==> inputs of job 2273 <==
==> flow/design.v (excerpt) <==
module fmad_fp32
  (
   input         clk,
   input         reset,
   input         req,
   input [31:0]  x,
   input [31:0]  y,
   input [31:0]  z,
   output [31:0] rslt,
   output [4:0]  flag
   );
   wire signed [31:0] acc0, acc1, acc2, acc3;
   wire signed [9:0]  exp0, exp1, exp2, exp3;
   fmad fmad
     (
      .clk(clk),
      .reset(reset),
      .req(req),
      .req_command(1),
      .x(x),
      .y(y),
      .z(z),
      .w(32'h0),
      .acc0(acc0), .acc1(acc1), .acc2(acc2), .acc3(acc3),
      .exp0(exp0), .exp1(exp1), .exp2(exp2), .exp3(exp3),
      .rslt(rslt),
      .flag(flag)
   );
endmodule
make LEC_CHECK=0 CAP_MARGIN=10 CELL_PAD_IN_SITES_DETAIL_PLACEMENT=2 CORE_ASPECT_RATIO=0.75 CORE_MARGIN=10 CORE_UTILIZATION=72 CTS_CLUSTER_SIZE=22 GPL_ROUTABILITY_DRIVEN=1 GPL_TIMING_DRIVEN=1 PLACE_DENSITY_LB_ADDON=0.1 SETUP_SLACK_MARGIN=1.69 SLEW_MARGIN=20 TNS_END_PERCENT=70 finish   # period 10.7 ns
run.sh (not shown) runs the stock make flow with config.mk's settings and CLKGATE_MAP_FILE=.
==> job 3159 (differences from job 2273) <==
- ABC_AREA: unset -> 1
- CAP_MARGIN: 10 -> 0
- CELL_PAD_IN_SITES_DETAIL_PLACEMENT: 2 -> unset
- CORE_ASPECT_RATIO: 0.75 -> 0.91
- CORE_MARGIN: 10 -> 2
- CTS_CLUSTER_DIAMETER: unset -> 222
- CTS_CLUSTER_SIZE: 22 -> 39
- GPL_ROUTABILITY_DRIVEN: 1 -> unset
- GPL_TIMING_DRIVEN: 1 -> unset
- PLACE_DENSITY_LB_ADDON: 0.1 -> unset
- SETUP_SLACK_MARGIN: 1.69 -> 2.91
- TNS_END_PERCENT: 70 -> unset
==> flow/constraint.sdc (replaced) <==
create_clock -name core_clock -period 10.3 [get_ports {clk}]
set_input_delay 2.0600 -clock core_clock [delete_from_list [all_inputs] [get_ports {clk}]]
set_output_delay 2.0600 -clock core_clock [all_outputs]
set_load 0.01 [all_outputs]
==> deck_impl_summary.md <==
Run Summary

Status
  – Status: stopped before the end
  – Fail Step: global routing (5_1_grt)
  – Log Error: [ERROR GRT-0116] Global routing finished with congestion. Check the congestion regions in the DRC Viewer.

Yosys
  – Synth top cells by count: 1520 x nand2_1, 1037 x inv_1, 758 x o21ai_0
  – Synth Seq Share: 17.8%
  – Main logic family after synthesis: simple AND/OR/NAND/NOR gates
  – Mux share: 0.734%
  – Yosys cell count: 7702
  – Post-Synthesis Cells: ~7700
  – Post-Syn Nets: about 8400

Floorplanning
  – Fp_density: between 70 and 80%

Placed design
  – Final RePlAce weighted congestion: approximately 1.2
# the run above: job 3159

==> deck_impl_summary.md <==
Run Summary

Floorplanning
  – Die Size: ~84000 um^2
  – Ports: 136

Yosys
  – Main logic family after synthesis: AND-OR/OR-AND gates
  – Cell type with the largest total area: edfxtp_1
  – Synth top cells by count: 690 x nand2_1, 525 x nor2_1, 486 x xnor2_1
  – Synth Seq Share: between 10% and 20%
  – Yosys cell count: 6528
  – Mux share: 7.54%
  – Post-Syn Nets: 7197
  – Post-Synthesis Cells: ~6500

Placed design
  – Final RePlAce weighted congestion: 1.14

Status
  – Log Error: [ERROR DPL-0033] detailed placement checks failed during check placement.
  – Status: stopped before the end
  – Fail Step: detailed placement (3_5_place_dp)
# the run above: job 2273


* * *

==> job 6906: inputs <==
fmad_fp32 again, from the RTL that the note above started with.
clock: 9.93 ns
lec_check: 0
abc_area: 1
cap_margin: 0
core_aspect_ratio: 0.63
core_margin: 2
core_utilization: 59
cts_cluster_diameter: 261
max_routing_layer: met4
place_density: 0.43
setup_slack_margin: -0.7
slew_margin: 30
==> job 3118 (differences from job 6906) <==
- ABC_AREA: 1 -> default
- CAP_MARGIN: 0 -> 10
- CORE_ASPECT_RATIO: 0.63 -> default
- CORE_UTILIZATION: 59 -> 72
- CTS_CLUSTER_DIAMETER: 261 -> default
- CTS_CLUSTER_SIZE: default -> 36
- MAX_ROUTING_LAYER: met4 -> default
- PLACE_DENSITY: 0.43 -> default
- SETUP_SLACK_MARGIN: -0.7 -> default
- SLEW_MARGIN: 30 -> 20
==> flow/constraint.sdc (replaced) <==
create_clock -name core_clock -period 14.6 [get_ports {clk}]
set_input_delay 2.9200 -clock core_clock [delete_from_list [all_inputs] [get_ports {clk}]]
set_output_delay 2.9200 -clock core_clock [all_outputs]
set_load 0.01 [all_outputs]
==> out/qor.txt <==
Final setup viols: 97
Status: failed layout checks
Relative slew slack: 20.8%
Via count: 65,600
Worst hold margin: 412 ps
Yosys chip area: 51,800 sq um
Layout Check Failures: negative setup slack
Nets: 9,625
Initial Util: 59.4%
Synth Seq Share: 17.8%
Final Worst Setup Slack: -2060 ps
# the run above: job 6906

==> out/qor.txt <==
# diodes: 6
Layout Check Failures: negative setup slack
WP depth: 91
DRC viols: 0
Yosys chip area: 52,300 sq um
XOR Share, Synth: 13.0%
Status: failed layout checks
Final setup viols: 11
Via count: 53,000
DRT Pass-1 Iters: 16
Worst Hold Depth: 0
Die height: 273 microns
Final Worst Setup Slack: -1090 ps
Nets: 7,195
Yosys reg bits: 340
Relative slew slack: 21.8%
Met2 wire len: 83.2 mm
Synth Seq Share: 17.7%
# the run above: job 3118


* * *

==> inputs of branch indigo <==
fmad_fp32 again, from the RTL that the note above started with.
export LEC_CHECK = 0
export ABC_AREA = 1
export CAP_MARGIN = 15
export CORE_MARGIN = 2
export CORE_UTILIZATION = 72
export CTS_CLUSTER_DIAMETER = 319
export CTS_CLUSTER_SIZE = 98
export HOLD_SLACK_MARGIN = 0.29
export PLACE_DENSITY = 0.39
export SETUP_SLACK_MARGIN = 2.77
export SLEW_MARGIN = 20
export TNS_END_PERCENT = 10
create_clock -name core_clock -period 9.35 [get_ports {clk}]
==> branch yarrow: changes against branch indigo <==
ABC_AREA = unset   (was 1)
CAP_MARGIN = 20   (was 15)
CORE_UTILIZATION = 51   (was 72)
CTS_CLUSTER_DIAMETER = unset   (was 319)
CTS_CLUSTER_SIZE = unset   (was 98)
HOLD_SLACK_MARGIN = unset   (was 0.29)
PLACE_DENSITY = unset   (was 0.39)
SETUP_SLACK_MARGIN = unset   (was 2.77)
TNS_END_PERCENT = unset   (was 10)
==> flow/constraint.sdc (replaced) <==
create_clock -name core_clock -period 16.8 [get_ports {clk}]
set_input_delay 3.3600 -clock core_clock [delete_from_list [all_inputs] [get_ports {clk}]]
set_output_delay 3.3600 -clock core_clock [all_outputs]
set_load 0.01 [all_outputs]
==> branch amber: changes against branch indigo <==
ABC_AREA = unset   (was 1)
CTS_CLUSTER_DIAMETER = unset   (was 319)
CTS_CLUSTER_SIZE = 40   (was 98)
HOLD_SLACK_MARGIN = unset   (was 0.29)
PLACE_DENSITY = unset   (was 0.39)
SETUP_SLACK_MARGIN = unset   (was 2.77)
TNS_END_PERCENT = unset   (was 10)
==> flow/constraint.sdc (replaced) <==
create_clock -name core_clock -period 13.6 [get_ports {clk}]
set_input_delay 2.7200 -clock core_clock [delete_from_list [all_inputs] [get_ports {clk}]]
set_output_delay 2.7200 -clock core_clock [all_outputs]
set_load 0.01 [all_outputs]
==> design notes <==
The flow did not finish. The last flow stage reached is global routing (5_1_grt). The first error in the log reads "[ERROR GRT-0116] Global routing finished with congestion. Check the congestion regions in the DRC Viewer". The count of different cell masters after synthesis came out at 68.

Of the total synthesized cell area, the portion taken by full adders, half adders and majority gates is 17.2%. The die area was 0.0742 sq mm. For this run, the chip area from Yosys synthesis comes to 0.0518 sq mm. In this run the horizontal extent of the chip is 272 um. The post-detailed-placement half-perimeter wirelength was 179000 um; the portion of synthesized cell area occupied by the leading cell type was 14.1%. The number of nets in the synthesized netlist is 8371, and the final RePlAce weighted congestion is 1.17. The synthesized instance count is 7702. The dominant non-sequential cell family after synthesis was simple AND/OR/NAND/NOR gates.
-- figures above: branch indigo

==> design notes <==
The synthesized instance count is 6528, and the post-detailed-placement half-perimeter wirelength is 156000 um. The critical path crosses 95 cells after its start point. Setup slack closes at 0.836 ns. Counting endpoints that fail hold in the final report gives 0.

The portion of synthesized cell area occupied by the leading cell type is 14.0%, and the post-synthesis share of cell area spent on full adders, half adders and majority gates is 17.0%. The width of the chip works out to 324 um. At floorplan, the net count of the design was reported as 7197. After its last routability iteration, the placer logged a weighted congestion of 1.03. Startpoint of the most critical setup path: fmad.sft3[0].

The run finished with no timing, DRC or antenna violations. The die area was 0.105 sq mm. In the synthesized netlist, the dominant kind of combinational cell is AND-OR/OR-AND gates.

Per the placement report, the placed cell count is 7674. After layout, the buffer instance count without clock buffers stands at 326.
-- figures above: branch yarrow

==> design notes <==
The overall die size recorded for this design is 0.0748 sq mm. 4 antenna diodes ended up in the layout. The checks that failed were setup timing. The cell-mix breakdown from Yosys lists the adder-cell area share as 17.0%. The horizontal die dimension reported for this design is 273 um. Synthesis produced a netlist with a net count of 7197. The top cell type by area accounts for 14.0% of the synthesized area. For reference, the top logic cell family by area is AND-OR/OR-AND gates.

The run gives 6528 for the synthesized instance count. According to the Yosys statistics, the synthesized design has a chip area of 0.0523 sq mm. The final worst-path setup slack is -2.54 ns, and the final tally of setup violations is 44. In the floorplan report the effective utilization is 72.9%. The area of combinational cells with multiple inputs is 0.0404 sq mm. At the end of routability-driven placement, the weighted congestion stood at 1.11. The flow ran to the end, but the layout failed its checks.
-- figures above: branch amber


* * *

==> run E <==
Starting RTL as in the previous note.
## fmad_fp32
module fmad_fp32
  (
   input         clk,
   input         reset,
   input         req,
   input [31:0]  x,
   input [31:0]  y,
   input [31:0]  z,
   output [31:0] rslt,
   output [4:0]  flag
   );
   wire signed [31:0] acc0, acc1, acc2, acc3;
   wire signed [9:0]  exp0, exp1, exp2, exp3;
   fmad fmad
     (
      .clk(clk),
      .reset(reset),
      .req(req),
      .req_command(1),
      .x(x),
      .y(y),
      .z(z),
      .w(32'h0),
      .acc0(acc0), .acc1(acc1), .acc2(acc2), .acc3(acc3),
      .exp0(exp0), .exp1(exp1), .exp2(exp2), .exp3(exp3),
      .rslt(rslt),
      .flag(flag)
   );
endmodule
Settings: LEC_CHECK=0, ABC_AREA=1, CAP_MARGIN=0, CELL_PAD_IN_SITES_GLOBAL_PLACEMENT=2, CORE_ASPECT_RATIO=0.63, CORE_MARGIN=9, CORE_UTILIZATION=59, CTS_CLUSTER_DIAMETER=261, CTS_CLUSTER_SIZE=36, GPL_TIMING_DRIVEN=0, HOLD_SLACK_MARGIN=0.3, MAX_ROUTING_LAYER=met4, PLACE_DENSITY_LB_ADDON=0.19, SLEW_MARGIN=30; clock period 15.1 ns.
==> run D: changes against run E <==
- ABC_AREA: 1 -> not set
- CELL_PAD_IN_SITES_GLOBAL_PLACEMENT: 2 -> not set
- CORE_ASPECT_RATIO: 0.63 -> not set
- CORE_MARGIN: 9 -> 2
- CORE_UTILIZATION: 59 -> 72
- CTS_CLUSTER_DIAMETER: 261 -> 301
- CTS_CLUSTER_SIZE: 36 -> 100
- GPL_TIMING_DRIVEN: 0 -> not set
- HOLD_SLACK_MARGIN: 0.3 -> not set
- MAX_ROUTING_LAYER: met4 -> not set
- PLACE_DENSITY: not set -> 0.36
- PLACE_DENSITY_LB_ADDON: 0.19 -> not set
- SLEW_MARGIN: 30 -> 20
- TNS_END_PERCENT: not set -> 20
==> flow/constraint.sdc (replaced) <==
create_clock -name core_clock -period 9.0 [get_ports {clk}]
set_input_delay 1.8000 -clock core_clock [delete_from_list [all_inputs] [get_ports {clk}]]
set_output_delay 1.8000 -clock core_clock [all_outputs]
set_load 0.01 [all_outputs]
==> notes.md <==
Numbers from the implementation run.

The number of cells produced by synthesis is 6528. For reference, the top logic cell family by area is AND-OR/OR-AND gates. It got as far as 5_1_grt and failed there. The average cell area after synthesis is 8.01 µm².

Yosys mapped the design onto 111 distinct sky130hd cell types. The floorplan die height is 273 µm. The run stopped with a tool error. The first error in the log reads "[ERROR GRT-0116] Global routing finished with congestion. Check the congestion regions in the DRC Viewer".

The area of the synthesized netlist per yosys stat is 0.0523 mm². Multiplexer cells account for 7.54% of the synthesized area. The floorplan step defined a core boundary enclosing 0.0717 mm².

For reference, simple AND, OR, NAND and NOR cells occupy 18.8% of the area reported after synthesis. The overall die size recorded for this design is 0.0748 mm². The adder and majority cell fraction of the synthesized area is 17.0%. The net count after synthesis is 7197.

The portion of synthesized cell area occupied by the leading cell type is 14.0%. The effective utilization at floorplan is 72.9%. The fraction of the mapped netlist area in compound gates is 19.6%.

The number of core rows is 98.
-- figures above: run D

==> notes.md <==
Numbers from the implementation run.

Measured along the y axis, the die boundary spans 253 µm. The flow stopped in 3_1_place_gp_skip_io. The count of instantiated cells in the yosys netlist is 7702. In this run, the synthesized area fraction spent on AND-OR/OR-AND gates is recorded as 21.6%.

The proportion of synthesized area in mux cells is 0.734%. Per the synthesis report, the adder-cell share of the synthesized area is 17.2%. The total area inside the core boundary comes to 0.0863 mm². The effective utilization at floorplan is 60.1%.

The simple logic cell fraction of the synthesized area is 23.2%. The main combinational cell family by area after synthesis is simple AND/OR/NAND/NOR gates. The overall chip area is 0.0991 mm². According to the Yosys statistics, the synthesized design has a chip area of 0.0518 mm². The initialized floorplan defines 85 standard-cell rows. Yosys reports that the leading cell type by area covers 14.1% of the netlist area. The run stopped with a tool error.

The cell-mix breakdown from Yosys lists the XOR/XNOR area share as 7.82%. The net count after synthesis is 8371. The first error in the log reads "[ERROR FLW-0024] Place density exceeds 1.0 (current PLACE_DENSITY_LB_ADDON =  0.19). Please check if the value of  PLACE_DENSITY_LB_ADDON is between 0 and 0.99".

The count of distinct cell types in the synthesized netlist is 68.
-- figures above: run E

